== build 14 ==
## cpu
module cpu(
	input clk,rst,
	output [9:0] instr_Addr,
	input [15:0] instr,
	output reg [8:0] data_Addr,
	output reg [15:0] write_data,
	input [15:0] read_data,
	output write_enable
    );
wire [15:0] sign_Imm;
wire [8:0] immediate;
assign immediate = instr[8:0];
SignExtend sgex(
	.imm(immediate),
	.sgnimm(sign_Imm)
);
wire [3:0] flag_reg,flag_next;
wire save_flags;
register #(4) FlagReg(clk,rst,save_flags,flag_next,flag_reg);
reg [15:0] srcA,srcB;
wire [15:0] res,extra_res;
reg [8:0] SP_next;
wire [8:0] SP_reg;
wire branch,ret,loadPC,reg_from_mem;
wire push,op_stack,wr_X,wr_Y,wr_ACC,extra_write_X;
wire [1:0] sel_srcA,sel_srcB,data_addr_sel,mem_data_wr_sel;
wire [4:0] opsel;
wire ready;
controlUnit cu(
	.instr(instr),
	.branch(branch),
	.ret(ret),
	.loadPC(loadPC),
	.push(push),
	.op_stack(op_stack),
	.opsel(opsel),
	.sel_srcA(sel_srcA),
	.sel_srcB(sel_srcB),
	.ready(ready),
	.data_addr_sel(data_addr_sel),
  ...
make LEC_CHECK=0 ABC_AREA=0 CAP_MARGIN=20 CELL_PAD_IN_SITES_DETAIL_PLACEMENT=1 CORE_MARGIN=2 CORE_UTILIZATION=54 CTS_CLUSTER_DIAMETER=228 GPL_ROUTABILITY_DRIVEN=1 GPL_TIMING_DRIVEN=0 HOLD_SLACK_MARGIN=0.17 MAX_ROUTING_LAYER=met4 MIN_ROUTING_LAYER=met2 PLACE_DENSITY_LB_ADDON=0.12 SLEW_MARGIN=20 TNS_END_PERCENT=75 finish   # period 165.0 ns
run.sh (not shown) runs the stock make flow with config.mk's settings and CLKGATE_MAP_FILE=.
For build 14, the flow was terminated by a tool error in 5_1_grt and produced no final design.
Here is what was changed in the inputs of build 15 compared with build 14.
# build 14
export LEC_CHECK = 0
export ABC_AREA = 0
export CAP_MARGIN = 20
export CELL_PAD_IN_SITES_DETAIL_PLACEMENT = 1
export CORE_MARGIN = 2
export CORE_UTILIZATION = 54
export CTS_CLUSTER_DIAMETER = 228
export GPL_ROUTABILITY_DRIVEN = 1
export GPL_TIMING_DRIVEN = 0
export HOLD_SLACK_MARGIN = 0.17
export MAX_ROUTING_LAYER = met4
export MIN_ROUTING_LAYER = met2
export PLACE_DENSITY_LB_ADDON = 0.12
export SLEW_MARGIN = 20
export TNS_END_PERCENT = 75
create_clock -name core_clock -period 165.0 [get_ports {clk}]
# build 15
export LEC_CHECK = 0
export CAP_MARGIN = 20
export CORE_MARGIN = 2
export CORE_UTILIZATION = 58
export SLEW_MARGIN = 20
export TNS_END_PERCENT = 5
create_clock -name core_clock -period 157.0 [get_ports {clk}]
Results
As far as I/O pin count goes, build 15 and build 14 are indistinguishable; the numbers are identical. Number of clock buffers inserted by TritonCTS went down by a little under 10% going from build 14 to build 15. Diff build 14..build 15 | area fraction in and, or, nand and nor cells after synthesis | unchanged. On tally of buffers added on design ports, the lower figure sits with build 14, not build 15. Compared with build 14, in build 15 placeable core region went down 7.0%; quantity of gates resized following cts went down; global placement routability congestion decreased 18%; height of the die shrank by 13 um. Although it ran to completion, build 15 produced a layout that fails the final checks because of negative setup slack. Comparing build 15 against build 14, there is no change at all in XOR/XNOR share of the synthesized area. Cmp build 15 and build 14 / floorplan row count / higher: build 14.
For build 22, these inputs were changed with respect to build 15:
# build 15
export LEC_CHECK = 0
export CAP_MARGIN = 20
export CORE_MARGIN = 2
export CORE_UTILIZATION = 58
export SLEW_MARGIN = 20
export TNS_END_PERCENT = 5
create_clock -name core_clock -period 157.0 [get_ports {clk}]
# build 22
export LEC_CHECK = 0
export CAP_MARGIN = 15
export CORE_ASPECT_RATIO = 1.2
export CORE_MARGIN = 2
export CORE_UTILIZATION = 72
export CTS_CLUSTER_DIAMETER = 45
export GPL_TIMING_DRIVEN = 1
export MIN_ROUTING_LAYER = met1
export PLACE_DENSITY_LB_ADDON = 0.25
export SETUP_SLACK_MARGIN = -1.34
export SLEW_MARGIN = 20
export TNS_END_PERCENT = 5
create_clock -name core_clock -period 110.0 [get_ports {clk}]
==> results <==
For build 22, the flow was terminated by a tool error in 5_1_grt and produced no final design. From build 15 to build 22 the numbers moved as follows: global placer's final weighted congestion picked up an extra 0.23, count of buffers added by post-CTS timing repair for setup shows an increase of 188, site row count has decreased. Cell area after placement in build 22 is about 9% higher than in build 15. Xor/xnor share of the synthesized area: build 15 vs build 22 identical. NOTE: placeable core region in build 22 falls short of that of build 15. Against build 15, CTS buffer count in build 22 rose by more than a quarter. Against build 15, build 22 reports a die area that is lower.
--- input diff build 22..build 71 ---
# build 22
export LEC_CHECK = 0
export CAP_MARGIN = 15
export CORE_ASPECT_RATIO = 1.2
export CORE_MARGIN = 2
export CORE_UTILIZATION = 72
export CTS_CLUSTER_DIAMETER = 45
export GPL_TIMING_DRIVEN = 1
export MIN_ROUTING_LAYER = met1
export PLACE_DENSITY_LB_ADDON = 0.25
export SETUP_SLACK_MARGIN = -1.34
export SLEW_MARGIN = 20
export TNS_END_PERCENT = 5
create_clock -name core_clock -period 110.0 [get_ports {clk}]
# build 71
export LEC_CHECK = 0
export CAP_MARGIN = 20
export CORE_MARGIN = 2
export CORE_UTILIZATION = 58
export SLEW_MARGIN = 20
create_clock -name core_clock -period 157.0 [get_ports {clk}]
==> results <==
- Build 71: flow complete, layout not clean; failing: max-capacitance violations, max-slew violations, negative setup slack
- Compared with build 22, in build 71 detailed placer's ending HPWL down about 8%, floorplan core area rose 24%, weighted congestion reported at the end of routability-driven placement lower.
- Summary of build 71 over build 22: post-synthesis adder-cell area fraction held steady; effective utilization at floorplan went down.
> inputs changed (build 71 -> build 98)
# build 71
export LEC_CHECK = 0
export CAP_MARGIN = 20
export CORE_MARGIN = 2
export CORE_UTILIZATION = 58
export SLEW_MARGIN = 20
create_clock -name core_clock -period 157.0 [get_ports {clk}]
# build 98
export LEC_CHECK = 0
export ABC_AREA = 1
export CAP_MARGIN = 5
export CORE_MARGIN = 2
export CORE_UTILIZATION = 71
export CTS_CLUSTER_DIAMETER = 279
export CTS_CLUSTER_SIZE = 95
export PLACE_DENSITY = 0.37
export SLEW_MARGIN = 20
create_clock -name core_clock -period 117.0 [get_ports {clk}]
## What came out
What ended build 98 was a tool error in 5_1_grt; the run never finished. | mux share of post-synthesis cell area | build 98 vs build 71 | 4.0 points lower |. Summary of build 98 over build 71: cell row count -8.3%; sequential element share of the synthesized area -0.20 points.
